## run A
Design conv_top, start of the top module:
module conv_top
#(
    parameter DATA_WIDTH  = 8,
    parameter KERNEL_SIZE = 25
)
(
    input  logic                     i_clk,
    input  logic                     i_arstn,
	input  logic                     i_arstn_perf,
	input  logic                     i_enable_count2,
    input  logic                     i_ready,
    input  logic                     i_valid,
    input  logic [KERNEL_SIZE - 1:0] i_bit_X,
    input  logic [KERNEL_SIZE - 1:0] i_bit_K,
    output logic [              1:0] o_conv,
    output logic                     o_ready,
    output logic                     o_valid,
	output logic [             31:0] o_perf_cycle_count,
	output logic [             31:0] o_perf_cycle_count2
);
    logic [3:0] s_count;
    logic s_valid_data_in;
    logic s_valid_data_out;
	logic [KERNEL_SIZE - 1:0] s_bit_X_delayed;
	logic [KERNEL_SIZE - 1:0] s_bit_K_delayed;
    logic [1:0] s_product [KERNEL_SIZE - 1:0];
    localparam N_OF_2FA = KERNEL_SIZE - 1;
    logic [N_OF_2FA - 1:0] s_carry_in;
    logic [N_OF_2FA - 1:0] s_carry_out;
    always_ff @(posedge i_clk, negedge i_arstn) begin
        if (~ i_arstn) begin
            s_bit_X_delayed <= '0;
            s_bit_K_delayed <= '0;
        end
        else if (s_valid_data_in) begin
            s_bit_X_delayed <= i_bit_X;
            s_bit_K_delayed <= i_bit_K;
        end
    end
    genvar i;
    generate
        for (i = 0; i < KERNEL_SIZE; i++) begin : serial_multipier
            serial_mul #(
                .DATA_WIDTH ( DATA_WIDTH )
            ) S_MUL0 (
                .i_clk     ( i_clk              ),
                .i_arstn   ( i_arstn            ),
                .i_valid   ( s_valid_data_in    ),
                .i_a       ( s_bit_X_delayed[i] ),
                .i_b       ( s_bit_K_delayed[i] ),
  ...
Size: ~2600 cells after synthesis, ~120 I/O pins.
make LEC_CHECK=0 CAP_MARGIN=35 CORE_MARGIN=2 CORE_UTILIZATION=72 CTS_CLUSTER_DIAMETER=29 CTS_CLUSTER_SIZE=27 HOLD_SLACK_MARGIN=0.29 PLACE_DENSITY=0.63 SETUP_SLACK_MARGIN=1.34 SLEW_MARGIN=20 TNS_END_PERCENT=100 finish   # period 5.05 ns
run.sh (not shown) runs the stock make flow with config.mk's settings and CLKGATE_MAP_FILE=.
| run A | all stages done | FAIL | setup timing |
Input-level comparison between run B and run A:
==> flow/config.mk <==
export PLATFORM = sky130hd
export DESIGN_NAME = conv_top
export DESIGN_NICKNAME = conv_top
export VERILOG_FILES = /design/flow/design.v
export SDC_FILE = /design/flow/constraint.sdc
export NUM_CORES = 4
export LEC_CHECK = 0
export CAP_MARGIN = 20
export CORE_MARGIN = 2
export CORE_UTILIZATION = 66
export SLEW_MARGIN = 20
==> flow/constraint.sdc <==
create_clock -name core_clock -period 10.6 [get_ports {i_clk}]
set_input_delay 2.1200 -clock core_clock [delete_from_list [all_inputs] [get_ports {i_clk}]]
set_output_delay 2.1200 -clock core_clock [all_outputs]
set_load 0.01 [all_outputs]
Findings:
Run B has completed all stages; timing, DRC and antenna checks passed.
Sequential cell fraction of total power is lower on run A
Flip-flop and latch share of the layout cell area (higher): run B
In the metrics for run A and run B, the one carrying the higher required time of the worst setup path is run B.
Diff run A -> run B: utilization fell 18 points; count of nets after finishing fell 12%; leakage power fell 14%.
Changes in run C relative to run B:
-- flow/config.mk --
<<< run B, line 10
export CORE_UTILIZATION = 66
>>> run C, line 10
export CORE_UTILIZATION = 70
export CTS_CLUSTER_DIAMETER = 141
export SETUP_SLACK_MARGIN = 1.17
==> flow/constraint.sdc <==
create_clock -name core_clock -period 7.86 [get_ports {i_clk}]
set_input_delay 1.5720 -clock core_clock [delete_from_list [all_inputs] [get_ports {i_clk}]]
set_output_delay 1.5720 -clock core_clock [all_outputs]
set_load 0.01 [all_outputs]
[summary]
- The run with more setup slack is run B; run C has less.
- Run C against run B: final routed wirelength across all metal layers went up, setup slack of the worst register-to-register path went down by 2.67 ns.
Here is what was changed in the inputs of run D compared with run C.
-- flow/config.mk --
<<< run C, line 8
export CAP_MARGIN = 20
>>> run D, line 8
export CAP_MARGIN = 5
<<< run C, line 10
export CORE_UTILIZATION = 70
>>> run D, line 10
export CORE_UTILIZATION = 72
<<< run C, line 12
export SETUP_SLACK_MARGIN = 1.17
>>> run D, line 12
export CTS_CLUSTER_SIZE = 27
export SETUP_SLACK_MARGIN = 1.46
==> flow/constraint.sdc <==
create_clock -name core_clock -period 5.05 [get_ports {i_clk}]
set_input_delay 1.0100 -clock core_clock [delete_from_list [all_inputs] [get_ports {i_clk}]]
set_output_delay 1.0100 -clock core_clock [all_outputs]
set_load 0.01 [all_outputs]
Results
Run C | status: complete | timing, DRC, antenna: pass
Run D finished every stage; the final checks, however, were not passed, the failures being setup timing.
Run D ends up with a multi-input logic area that is about 1.2% higher than in run C.
Run C vs run D, master of the slowest instance on the critical path: sky130_fd_sc_hd__fa_1 vs sky130_fd_sc_hd__fa_2
Going from run C to run D, worst supply voltage drop on vdd grew by more than half.
Summary — critical path depth, run D relative to run C: higher, by 2.
Input changes introduced in run E (baseline for comparison: run D):
-- flow/config.mk --
<<< run D, line 8
export CAP_MARGIN = 5
>>> run E, line 8
export CAP_MARGIN = 20
<<< run D, line 10
export CORE_UTILIZATION = 72
export CTS_CLUSTER_DIAMETER = 141
export CTS_CLUSTER_SIZE = 27
export SETUP_SLACK_MARGIN = 1.46
>>> run E, line 10
export CORE_UTILIZATION = 40
==> flow/constraint.sdc <==
create_clock -name core_clock -period 9.1 [get_ports {i_clk}]
set_input_delay 1.8200 -clock core_clock [delete_from_list [all_inputs] [get_ports {i_clk}]]
set_output_delay 1.8200 -clock core_clock [all_outputs]
set_load 0.01 [all_outputs]
### Flow results
Run E completed; timing, DRC and antenna clean. Run E reports a higher share of cell area taken by flip-flops and latches than run D does. Share of the synthesized netlist area taken by xor and xnor gates came out exactly the same in run D and run E. Maximum fanout along the worst path was higher in the run labelled run E. Row minimum hold slack: run E higher / run D lower. Against run D, run E comes in about 8% lower on average wire per standard cell.

== run 1 ==
Starting RTL as in the previous note.
clock: 12.0 ns
lec_check: 0
abc_area: 1
cap_margin: 10
core_margin: 2
core_utilization: 40
cts_cluster_size: 26
hold_slack_margin: -0.1
slew_margin: 20
--- input diff run 1..run 2 ---
diff --git a/flow/config.mk b/flow/config.mk
--- a/flow/config.mk
+++ b/flow/config.mk
@@ -8,2 +8 @@
-export ABC_AREA = 1
-export CAP_MARGIN = 10
+export CAP_MARGIN = 20
@@ -11,3 +10 @@
-export CORE_UTILIZATION = 40
-export CTS_CLUSTER_SIZE = 26
-export HOLD_SLACK_MARGIN = -0.1
+export CORE_UTILIZATION = 35
==> flow/constraint.sdc <==
create_clock -name core_clock -period 9.1 [get_ports {i_clk}]
set_input_delay 1.8200 -clock core_clock [delete_from_list [all_inputs] [get_ports {i_clk}]]
set_output_delay 1.8200 -clock core_clock [all_outputs]
set_load 0.01 [all_outputs]
Run 2: all stages complete, timing, DRC and antenna checks passed
Going from run 1 to run 2, global-route met3 utilization now smaller, reported combinational group power higher, wire length of the first global-routing pass went down about 17%.
Per the comparison of run 2 with run 1, critical path depth moved down, critical path arrival has increased.
Run 2: wire length lower than run 1
In the metrics for run 1 and run 2, the one carrying the higher share of the clock period used by the worst path is run 2.
Run 1 was larger in final cell area than run 2.
Design internal power, run 1 and run 2: larger value in run 2
Input changes introduced in run 3 (baseline for comparison: run 2):
diff --git a/flow/config.mk b/flow/config.mk
--- a/flow/config.mk
+++ b/flow/config.mk
@@ -9,3 +9,3 @@
-export CORE_MARGIN = 2
-export CORE_UTILIZATION = 35
-export SLEW_MARGIN = 20
+export CORE_MARGIN = 3
+export CORE_UTILIZATION = 40
+export SLEW_MARGIN = 35
==> flow/constraint.sdc <==
create_clock -name core_clock -period 5.68 [get_ports {i_clk}]
set_input_delay 1.1360 -clock core_clock [delete_from_list [all_inputs] [get_ports {i_clk}]]
set_output_delay 1.1360 -clock core_clock [all_outputs]
set_load 0.01 [all_outputs]
Results
- What the final checks of run 3 revealed, after a flow that finished every stage, was a layout that fails on setup timing.
- Going from run 2 to run 3, worst hold slack shrinks by 59 ps.
- In the final design statistics, run 3 uses more standard cells in total than run 2.
- Where internal power is concerned, run 2 is better than run 3.
- Against run 2, the final cell area of run 3 is higher.
- primary input to asynchronous set/reset pin as the type of the tightest min-delay check was reported by run 3, and register to register by run 2.
- Run 3 vs. run 2: count of clock-buffer cells in the layout went up by 7, clock group share of total power went down by 1.9 points, tapcell count went down by 203.
- Non-clock buffer count for run 3 is higher than for run 2.
- Summary of run 3 over run 2: total wire length after detailed routing now larger, switching part of the total power now smaller, total via count in the routed design now larger.
The following lists how run 4 was set up differently from run 3:
diff --git a/flow/config.mk b/flow/config.mk
--- a/flow/config.mk
+++ b/flow/config.mk
@@ -9,3 +9,4 @@
-export CORE_MARGIN = 3
-export CORE_UTILIZATION = 40
-export SLEW_MARGIN = 35
+export CORE_MARGIN = 2
+export CORE_UTILIZATION = 57
+export CTS_CLUSTER_SIZE = 99
+export SLEW_MARGIN = 20
==> flow/constraint.sdc <==
create_clock -name core_clock -period 5.59 [get_ports {i_clk}]
set_input_delay 1.1180 -clock core_clock [delete_from_list [all_inputs] [get_ports {i_clk}]]
set_output_delay 1.1180 -clock core_clock [all_outputs]
set_load 0.01 [all_outputs]
## What came out
Nothing crashed in run 4 and all stages finished; the problem is that the final layout failed, the offending checks being setup timing.
Higher proportion of total power due to net switching was reported by run 3, not run 4.
Diff run 3 -> run 4: data required time of the critical path went down 70 ps, total placed instance area now sits lower, worst ir drop on vdd roughly the same.
Looking at worst min-delay path class, the register to register result is from run 4; the primary input to asynchronous set/reset pin one comes from run 3.
Status: basic-gate share of the synthesized area counting and, or, nand and nor cells parity (run 4, run 3)
Relative to run 3, the design area of run 4 is lower by 1.2%.
Wire length of the first global-routing pass (run 4 over run 3): decrease, about 2.5%
Input changes introduced in run 5 (baseline for comparison: run 4):
diff --git a/flow/config.mk b/flow/config.mk
--- a/flow/config.mk
+++ b/flow/config.mk
@@ -8 +8 @@
-export CAP_MARGIN = 20
+export CAP_MARGIN = 40
@@ -10,2 +10 @@
-export CORE_UTILIZATION = 57
-export CTS_CLUSTER_SIZE = 99
+export CORE_UTILIZATION = 72
==> flow/constraint.sdc <==
create_clock -name core_clock -period 11.6 [get_ports {i_clk}]
set_input_delay 2.3200 -clock core_clock [delete_from_list [all_inputs] [get_ports {i_clk}]]
set_output_delay 2.3200 -clock core_clock [all_outputs]
set_load 0.01 [all_outputs]
==> comparison <==
- Run 5 did not stop at any stage, and its layout met the timing, design-rule and antenna checks.
- Proportion of cell area spent on the clock network essentially unchanged between run 5 and run 4.
- Against run 4, run 5 comes in 4160 ps higher on worst setup slack.
- Final period utilization, run 4 and run 5: smaller value in run 5
What run 6 does differently from run 5 at the input level:
diff --git a/flow/config.mk b/flow/config.mk
--- a/flow/config.mk
+++ b/flow/config.mk
@@ -8 +8 @@
-export CAP_MARGIN = 40
+export CAP_MARGIN = 20
@@ -10 +10,3 @@
-export CORE_UTILIZATION = 72
+export CORE_UTILIZATION = 70
+export CTS_CLUSTER_SIZE = 27
+export SETUP_SLACK_MARGIN = 0.77
==> flow/constraint.sdc <==
create_clock -name core_clock -period 5.05 [get_ports {i_clk}]
set_input_delay 1.0100 -clock core_clock [delete_from_list [all_inputs] [get_ports {i_clk}]]
set_output_delay 1.0100 -clock core_clock [all_outputs]
set_load 0.01 [all_outputs]
Results
Run 6 leaves less setup margin than run 5.
Status run 6: flow complete, layout not clean - setup timing
Looking only at setup TNS, and setting everything else aside, the lower value of run 5 and run 6 goes to run 6.
Summary — fraction of cell area in non-clock buffers, run 6 relative to run 5: higher, by 5.4 points.
Worst path buffer plus inverter count came out lower on run 6 than on run 5.
In run 6 the global router's overall resource usage turned out 0.95 points higher than in run 5.
Wire: run 6 routes more than run 5

Starting RTL as in the previous note.
==> flow/design.v (excerpt) <==
module conv_top
#(
    parameter DATA_WIDTH  = 8,
    parameter KERNEL_SIZE = 25
)
(
    input  logic                     i_clk,
    input  logic                     i_arstn,
	input  logic                     i_arstn_perf,
	input  logic                     i_enable_count2,
    input  logic                     i_ready,
    input  logic                     i_valid,
    input  logic [KERNEL_SIZE - 1:0] i_bit_X,
    input  logic [KERNEL_SIZE - 1:0] i_bit_K,
    output logic [              1:0] o_conv,
    output logic                     o_ready,
    output logic                     o_valid,
	output logic [             31:0] o_perf_cycle_count,
	output logic [             31:0] o_perf_cycle_count2
);
Settings: LEC_CHECK=0, CAP_MARGIN=20, CORE_MARGIN=2, CORE_UTILIZATION=72, CTS_CLUSTER_DIAMETER=371, CTS_CLUSTER_SIZE=10, PLACE_DENSITY_LB_ADDON=0.19, SETUP_SLACK_MARGIN=0.57, SLEW_MARGIN=20; clock period 5.59 ns.
The first run ran to the end with violations: setup timing.
Then changed:
Settings changed: CTS_CLUSTER_DIAMETER 371 to 141, CTS_CLUSTER_SIZE 10 to 27, PLACE_DENSITY_LB_ADDON 0.19 to default, SETUP_SLACK_MARGIN 0.57 to -0.52.
Clock period 5.59 ns to 5.32 ns, I/O delays scaled along.
The changed run produced a layout that fails on setup timing.
Clock power fell by 41%.
Wire length fell by 13%.
Via count fell by 4.7%.
Final area fell by 3.1%.
Total power fell by 7.7%.
Cell count fell by 1.5%.
Setup slack gets worse by 140 ps.
Non-clock buffer count fell by 6.
First-iteration DRC count rose by 3.7%.
Then changed:
Settings changed: CORE_UTILIZATION 72 to 38, CTS_CLUSTER_DIAMETER 141 to default, CTS_CLUSTER_SIZE 27 to default, SETUP_SLACK_MARGIN -0.52 to default.
Clock period 5.32 ns to 16.8 ns, I/O delays scaled along.
=> The new run ran to the end with no violations. Non-clock buffer count goes down by 351. Power goes down by 67%. Design area goes down by 0.49%. First-iteration DRC count goes down by 11%. Via count goes down by 5.5%. Area after synthesis stays the same. Utilization goes down by 40 points. Count of clock-buffer cells in the layout goes up by 71. Sequential power goes down by 67%.

conv_top again, from the RTL that the note above started with.
clock: 10.3 ns
lec_check: 0
abc_area: 1
cap_margin: 10
core_margin: 10
core_utilization: 40
cts_cluster_diameter: 73
cts_cluster_size: 26
gpl_routability_driven: 0
gpl_timing_driven: 0
hold_slack_margin: 0.24
max_routing_layer: met5
setup_slack_margin: 2.87
slew_margin: 20
Edit:
==> flow/config.mk (replaced) <==
export PLATFORM = sky130hd
export DESIGN_NAME = conv_top
export DESIGN_NICKNAME = conv_top
export VERILOG_FILES = /design/flow/design.v
export SDC_FILE = /design/flow/constraint.sdc
export NUM_CORES = 4
export LEC_CHECK = 0
export CAP_MARGIN = 20
export CORE_MARGIN = 2
export CORE_UTILIZATION = 40
export SLEW_MARGIN = 20
==> flow/constraint.sdc (replaced) <==
create_clock -name core_clock -period 8.74 [get_ports {i_clk}]
set_input_delay 1.7480 -clock core_clock [delete_from_list [all_inputs] [get_ports {i_clk}]]
set_output_delay 1.7480 -clock core_clock [all_outputs]
set_load 0.01 [all_outputs]
Worst setup slack loses 1.8 ns.
First-iteration DRC count fell by 48%.
Non-clock buffer count decreases by 147.
Register-to-register slack degrades by 1.8 ns.
Edit:
--- a/flow/config.mk
+++ b/flow/config.mk
@@ -8,4 +8,4 @@
 export CAP_MARGIN = 20
 export CORE_MARGIN = 2
-export CORE_UTILIZATION = 40
+export CORE_UTILIZATION = 65
 export SLEW_MARGIN = 20
==> flow/constraint.sdc (replaced) <==
create_clock -name core_clock -period 8.31 [get_ports {i_clk}]
set_input_delay 1.6620 -clock core_clock [delete_from_list [all_inputs] [get_ports {i_clk}]]
set_output_delay 1.6620 -clock core_clock [all_outputs]
set_load 0.01 [all_outputs]
After rerunning: Count of clock-buffer cells in the layout falls by 13; power rises by a few percent; worst setup slack improves by 0.051 ns.
Edit:
--- a/flow/config.mk
+++ b/flow/config.mk
@@ -6,6 +6,8 @@
 export NUM_CORES = 4
 export LEC_CHECK = 0
-export CAP_MARGIN = 20
+export CAP_MARGIN = 40
 export CORE_MARGIN = 2
-export CORE_UTILIZATION = 65
+export CORE_UTILIZATION = 72
+export SETUP_SLACK_MARGIN = 2.83
 export SLEW_MARGIN = 20
+export TNS_END_PERCENT = 5
==> flow/constraint.sdc (replaced) <==
create_clock -name core_clock -period 9.81 [get_ports {i_clk}]
set_input_delay 1.9620 -clock core_clock [delete_from_list [all_inputs] [get_ports {i_clk}]]
set_output_delay 1.9620 -clock core_clock [all_outputs]
set_load 0.01 [all_outputs]
Setup slack is better by 1.5 ns.
Worst hold slack barely changes.
Routed wire length goes up by 5.3%.
Die size falls by 9.6%.
Cell count goes down by 1.2%.
Register-to-register slack improves by 1.6 ns.
Edit:
--- a/flow/config.mk
+++ b/flow/config.mk
@@ -9,5 +9,5 @@
 export CORE_MARGIN = 2
 export CORE_UTILIZATION = 72
-export SETUP_SLACK_MARGIN = 2.83
+export PLACE_DENSITY_LB_ADDON = 0.0
+export SETUP_SLACK_MARGIN = 3.43
 export SLEW_MARGIN = 20
-export TNS_END_PERCENT = 5
==> flow/constraint.sdc (replaced) <==
create_clock -name core_clock -period 11.6 [get_ports {i_clk}]
set_input_delay 2.3200 -clock core_clock [delete_from_list [all_inputs] [get_ports {i_clk}]]
set_output_delay 2.3200 -clock core_clock [all_outputs]
set_load 0.01 [all_outputs]
What happened: Clock-buffer cell count rose by 5; die area is unchanged; register-to-register slack improves by 1.7 ns; area after synthesis is unchanged.
No activity file was given, so power comes from the tool's default toggle rates.
